==> violet <==
==> flow/design.v (excerpt) <==
module HW3_FPMUL_754SP(Clk, Rst, St, FPmplier, FPmcand, Done, Ovf, Unf, FPproduct);
clock: 12.4 ns
lec_check: 0
abc_area: 0
cap_margin: 0
cell_pad_in_sites_detail_placement: 0
core_aspect_ratio: 0.5
core_margin: 7
core_utilization: 69
cts_cluster_diameter: 201
cts_cluster_size: 98
max_routing_layer: met5
place_density_lb_addon: 0.07
setup_slack_margin: -1.12
slew_margin: 15
tns_end_percent: 20
run.sh (not shown) runs the stock make flow with config.mk's settings and CLKGATE_MAP_FILE=.
==> quartz (differences from violet) <==
- CORE_ASPECT_RATIO: 0.5 -> not set
- CORE_MARGIN: 7 -> 2
- CORE_UTILIZATION: 69 -> 72
- CTS_CLUSTER_DIAMETER: 201 -> 285
- CTS_CLUSTER_SIZE: 98 -> 34
- PLACE_DENSITY_LB_ADDON: 0.07 -> not set
- SETUP_SLACK_MARGIN: -1.12 -> 1.1
==> flow/constraint.sdc (replaced) <==
create_clock -name core_clock -period 8.4 [get_ports {Clk}]
set_input_delay 1.6800 -clock core_clock [delete_from_list [all_inputs] [get_ports {Clk}]]
set_output_delay 1.6800 -clock core_clock [all_outputs]
set_load 0.01 [all_outputs]
==> results <==
quantity                                                                                     violet                    quartz
Post-cts sizing count                                                                             0                       366
Proportion of register bits with asynchronous set or reset after synthesis                        0                         0
Post-synthesis share of cell area spent on xor and xnor gates                               0.01553                   0.01553
GPL Wtd Cong                                                                                  1.010                    0.9827
Simple Share, Synth                                                                          0.1589                    0.1589
Post-Place Cells                                                                               2827                      3026
Die footprint                                                                          0.03700 mm^2              0.03162 mm^2
Number of placement rows                                                                         45                        63
Effective utilization at floorplan                                                           0.7089                    0.7320
Placed inst area                                                                       0.02327 mm^2              0.02590 mm^2
Status                                                                      complete, no violations            did not finish
Last stage reached                                                                                -  global routing (5_1_grt)
Core region area                                                                       0.03069 mm^2              0.02972 mm^2
Post-Place Setup Slack                                                                      1151 ps                 -646.8 ps
Final HPWL from detailed placement                                                         47.40 mm                  54.82 mm
Die Height                                                                                 139.6 um                  177.8 um
Post-CTS setup repair buffer count                                                                0                       122
Die span in x                                                                              265.1 um                  177.8 um

========
==> job 4466: inputs <==
==> flow/design.v <==
module HW3_FPMUL_754SP(Clk, Rst, St, FPmplier, FPmcand, Done, Ovf, Unf, FPproduct);
	input Clk, Rst, St;
	input [31:0] FPmplier, FPmcand;
	output reg [31:0] FPproduct;
	output reg Ovf, Unf, Done;
	wire [47:0] mult_out;
	wire [8:0] expo_out;		 
	reg [22:0] F;
	reg [8:0] E, E_biased;
	reg S;
	reg [1:0] state;
	assign mult_out = ({1'b1, FPmplier[22:0]}) * ({1'b1, FPmcand[22:0]});
	assign expo_out = (FPmplier[30:23] - 8'd127) + (FPmcand[30:23] - 8'd127);
	always @ (posedge Clk)	begin
		Done <= 1'b0;
		Ovf <= 1'b0;
		Unf <= 1'b0;
		if(Rst == 1'b1) begin
			state <= 2'b00;
		end
		else
		case(state)
			0: begin
				if(St == 1'b0)
					state <= 2'b00;
				else
					state <= 2'b01;
			end
			1: begin
				state <= 2'b10;
				S <= FPmplier[31] ^ FPmcand[31];
				if(FPmplier == 32'b0 || FPmcand == 32'b0) begin
					E <= 9'b0;
					E_biased <= 9'b0;
					F <= mult_out[45:23];
				end
				else if(mult_out[47] == 1'b1) begin
					E <= expo_out + 9'b1;
					E_biased <= expo_out + 9'd128;
					F <= mult_out[46:24];
				end
				else begin
					E <= expo_out;
					E_biased <= expo_out + 9'd127;
					F <= mult_out[45:23];
				end
			end
			2: begin
				state <= 2'b0;
				Done <= 1'b1;
				if(E_biased > 8'b11111110)
					Ovf <= 1'b1;
				if(E_biased < 8'b00000001)
					Unf <= 1'b1;
				FPproduct <= {S, E_biased[7:0], F};
			end
			default: begin
				if(St == 1'b0)
					state <= 2'b00;
				else
					state <= 2'b01;
			end
		endcase
	end
endmodule
==> flow/run.sh <==
#!/bin/bash
# the make line also repeats each setting of config.mk as NAME=value (left out here)
make -C /OpenROAD-flow-scripts/flow DESIGN_CONFIG=/design/flow/config.mk WORK_HOME=/design/flow/orfs CLKGATE_MAP_FILE= finish
==> flow/config.mk <==
export PLATFORM = sky130hd
export DESIGN_NAME = HW3_FPMUL_754SP
export DESIGN_NICKNAME = HW3_FPMUL_754SP
export VERILOG_FILES = /design/flow/design.v
export SDC_FILE = /design/flow/constraint.sdc
export NUM_CORES = 4
export LEC_CHECK = 0
export CAP_MARGIN = 20
export CORE_ASPECT_RATIO = 0.86
export CORE_MARGIN = 2
export CORE_UTILIZATION = 40
export CTS_CLUSTER_DIAMETER = 292
export CTS_CLUSTER_SIZE = 47
export PLACE_DENSITY_LB_ADDON = 0.0
export SETUP_SLACK_MARGIN = -0.31
export SLEW_MARGIN = 20
==> flow/constraint.sdc <==
create_clock -name core_clock -period 8.6 [get_ports {Clk}]
set_input_delay 1.7200 -clock core_clock [delete_from_list [all_inputs] [get_ports {Clk}]]
set_output_delay 1.7200 -clock core_clock [all_outputs]
set_load 0.01 [all_outputs]
==> inputs of job 6088, as changes to job 4466 <==
CORE_ASPECT_RATIO = default   (was 0.86)
CORE_UTILIZATION = 72   (was 40)
CTS_CLUSTER_DIAMETER = default   (was 292)
CTS_CLUSTER_SIZE = 41   (was 47)
PLACE_DENSITY = 0.71   (was default)
PLACE_DENSITY_LB_ADDON = default   (was 0.0)
SETUP_SLACK_MARGIN = -0.74   (was -0.31)
TNS_END_PERCENT = 5   (was default)
==> flow/constraint.sdc (replaced) <==
create_clock -name core_clock -period 8.5 [get_ports {Clk}]
set_input_delay 1.7000 -clock core_clock [delete_from_list [all_inputs] [get_ports {Clk}]]
set_output_delay 1.7000 -clock core_clock [all_outputs]
set_load 0.01 [all_outputs]
==> job_summary.md <==
### Yosys + OpenROAD results

| Metric | Value |
|---|---|
| Met2 Usage GRT | 0.737 |
| Post-Layout Inst Area | 25700 sq um |
| Worst setup margin | -530 ps |
| Finished Layout Cells | 3039 |
| R2R cell count | 4 |
| Max Clk Rate | 111 MHz |
| Clkbuf count | 9 |
| Failed Checks | setup timing |
| Status | finished with violations |
| Placed cell areas | 25300 sq um |
| Layout Skew | 4.73 ps |
| Final setup vio count | 32 |
| Period minus WS final | 9030 ps |
That was job 6088.
==> job_summary.md <==
### Yosys + OpenROAD results

| Metric | Value |
|---|---|
| Status | finished with violations |
| Failed Checks | setup timing |
| Layout Skew | 9.67 ps |
| Finished Layout Cells | 3429 |
| Placed cell areas | 26200 sq um |
| Post-Layout Inst Area | 26800 sq um |
| Final setup vio count | 15 |
| Max Clk Rate | 115 MHz |
| Worst setup margin | -99.7 ps |
| Met2 Usage GRT | 0.409 |
That was job 4466.
